==> flow/design.v (excerpt) <==
module ULA_LCD(clk, rst, rs, rw, en, dados, SOMA, SUBT, MULT, IGUAL, A, B, sinalA, sinalB);
Size: ~200 flip-flops, roughly 35 I/O pins, ~67,000 sq um of cells after synthesis.
clock: 57.5 ns
lec_check: 0
abc_area: 1
cap_margin: 20
core_aspect_ratio: 1.22
core_margin: 2
core_utilization: 71
cts_cluster_size: 100
place_density: 0.4
slew_margin: 20
tns_end_percent: 10
run.sh (not shown) runs the stock make flow with config.mk's settings and CLKGATE_MAP_FILE=.
The starting point died in global routing (5_1_grt) on GRT-0116.
Edit:
- CORE_ASPECT_RATIO: 1.22 -> default
- CORE_UTILIZATION: 71 -> 72
- CTS_CLUSTER_SIZE: 100 -> default
- PLACE_DENSITY: 0.4 -> default
- TNS_END_PERCENT: 10 -> default
- clock period: 57.5 -> 126.0 ns (I/O delays scaled with it)
Now the flow went through all stages and came out clean. Die area went down by 1.4%. Synthesized area is unchanged. Synthesized cell count stays the same.
Edit:
- ABC_AREA: 1 -> default
- CORE_UTILIZATION: 72 -> 50
- clock period: 126.0 -> 63.4 ns (I/O delays scaled with it)
Now the flow finished with setup timing left.
Clock skew decreases by 0.0056 ns.
Global-route usage decreases by 5.6 points.
Wire length increases by about a fifth.
Final area increases by a quarter to a third.
Via count increases by a few percent.
Cell count increases slightly.
Utilization increases by 1.4 points.
Edit:
- CORE_UTILIZATION: 50 -> 66
- clock period: 63.4 -> 96.2 ns (I/O delays scaled with it)
- This time the run finished clean
- design area came out lower by 26%
- cell count shrinks by 25%
- wire length drops by 18%
- die area is lower by 24%
- utilization came out lower by 1.3 points
- global-route usage goes up by 2.2 points

* * *

ULA_LCD again, from the RTL that the note above started with.
clock: 179.0 ns
lec_check: 0
cap_margin: 20
cell_pad_in_sites_global_placement: 1
core_margin: 2
core_utilization: 61
cts_cluster_diameter: 102
gpl_routability_driven: 1
place_density_lb_addon: 0.21
setup_slack_margin: -2.0
slew_margin: 20
The starting point ran to the end with no violations.
Then changed:
- CELL_PAD_IN_SITES_GLOBAL_PLACEMENT: 1 -> default
- CORE_UTILIZATION: 61 -> 40
- CTS_CLUSTER_DIAMETER: 102 -> default
- GPL_ROUTABILITY_DRIVEN: 1 -> default
- PLACE_DENSITY_LB_ADDON: 0.21 -> default
- SETUP_SLACK_MARGIN: -2.0 -> 5.0
- clock period: 179.0 -> 114.0 ns (I/O delays scaled with it)
Non-clock buffer count grows by 92.
Synthesized area stays the same.
Critical path depth grows by 24.
Setup slack got worse by 39 ns.
Cell count grows by a little under a tenth.
Synthesized cell count is unchanged.
Design area grows by a few percent.
Routed wire length grows by a few percent.
Sequential cell count is unchanged.
Then changed:
- SETUP_SLACK_MARGIN: 5.0 -> default
- clock period: 114.0 -> 120.0 ns (I/O delays scaled with it)
What happened: The new run went through all stages and came out clean; critical path depth drops by 12; sequential cell count stays the same.
Then changed:
- CORE_UTILIZATION: 40 -> 57
- clock period: 120.0 -> 95.6 ns (I/O delays scaled with it)
Final cell count drops by 2.6%.
Synthesized area stays the same.
Global-route usage climbs by 11 points.
Via count climbs by 3.7%.
Die area drops by 30%.

* * *

ULA_LCD again, from the RTL that the note above started with.
export LEC_CHECK = 0
export ABC_AREA = 1
export CAP_MARGIN = 20
export CORE_MARGIN = 2
export CORE_UTILIZATION = 66
export CTS_CLUSTER_DIAMETER = 381
export CTS_CLUSTER_SIZE = 74
export HOLD_SLACK_MARGIN = 0.29
export SLEW_MARGIN = 20
export TNS_END_PERCENT = 5
create_clock -name core_clock -period 67.6 [get_ports {clk}]
The first run aborted during global routing (ODB-0269).
==> next run, changes <==
- ABC_AREA: 1 -> unset
- CORE_UTILIZATION: 66 -> 40
- CTS_CLUSTER_DIAMETER: 381 -> unset
- CTS_CLUSTER_SIZE: 74 -> unset
- HOLD_SLACK_MARGIN: 0.29 -> unset
- TNS_END_PERCENT: 5 -> unset
- clock period: 67.6 -> 114.0 ns (I/O delays scaled with it)
Now the flow finished with timing, DRC and antenna clean.
Die size climbs by 47%.
Synthesized cell count drops by 29%.
Area after synthesis drops by 11%.
==> next run, changes <==
- CORE_UTILIZATION: 40 -> 46
After rerunning:
- setup slack is better by 0.26 ns
- global-route usage increases by 4.9 points
- critical path depth came out higher by 6
- via count went up by 1.3%
==> next run, changes <==
- CORE_UTILIZATION: 46 -> 72
- CTS_CLUSTER_SIZE: unset -> 55
- clock period: 114.0 -> 75.7 ns (I/O delays scaled with it)
With this change the flow stopped in global routing; synthesized area does not change; die size went down by 36%; synthesized cell count stays the same.
==> next run, changes <==
- ABC_AREA: unset -> 1
- CORE_UTILIZATION: 72 -> 71
- CTS_CLUSTER_SIZE: 55 -> unset
- clock period: 75.7 -> 79.4 ns (I/O delays scaled with it)
Now the flow went through all stages and came out clean. Area after synthesis climbs by roughly a tenth. Die size climbs by roughly a tenth. Synthesized cell count climbs by well over a third.
==> next run, changes <==
- ABC_AREA: 1 -> unset
- CORE_UTILIZATION: 71 -> 13
- clock period: 79.4 -> 126.0 ns (I/O delays scaled with it)
The changed run went through all stages and came out clean.
Routed wire length decreases by about 7%.
Cell area decreases by about 4.5%.
Area after synthesis came out lower by about 11%.
Worst hold slack gets better by 0.033 ns.
Clock-buffer cell count grows by 6.
Utilization drops by 61 points.
Final cell count came out higher by about 8%.
Setup slack improves by 4.7 ns.
Synthesized cell count shrinks by 29%.

* * *

ULA_LCD again, from the RTL that the note above started with.
Settings: LEC_CHECK=0, ABC_AREA=1, CAP_MARGIN=20, CELL_PAD_IN_SITES_DETAIL_PLACEMENT=2, CORE_MARGIN=6, CORE_UTILIZATION=50, CTS_CLUSTER_SIZE=89, GPL_TIMING_DRIVEN=0, MAX_ROUTING_LAYER=met5, PLACE_DENSITY_LB_ADDON=0.11, SLEW_MARGIN=20; clock period 150.0 ns.
The starting point ended with an error in 3_5_place_dp.
Rerun with:
Settings changed: CELL_PAD_IN_SITES_DETAIL_PLACEMENT 2 to not set, CORE_MARGIN 6 to 2, CORE_UTILIZATION 50 to 71, CTS_CLUSTER_SIZE 89 to not set, GPL_TIMING_DRIVEN 0 to not set, MAX_ROUTING_LAYER met5 to not set, PLACE_DENSITY_LB_ADDON 0.11 to not set.
Clock period 150.0 ns to 106.0 ns, I/O delays scaled along.
Effect: The changed run passed the timing, design-rule and antenna checks. Die area went down by about 32%. Area after synthesis does not change. Synthesized cell count is unchanged.
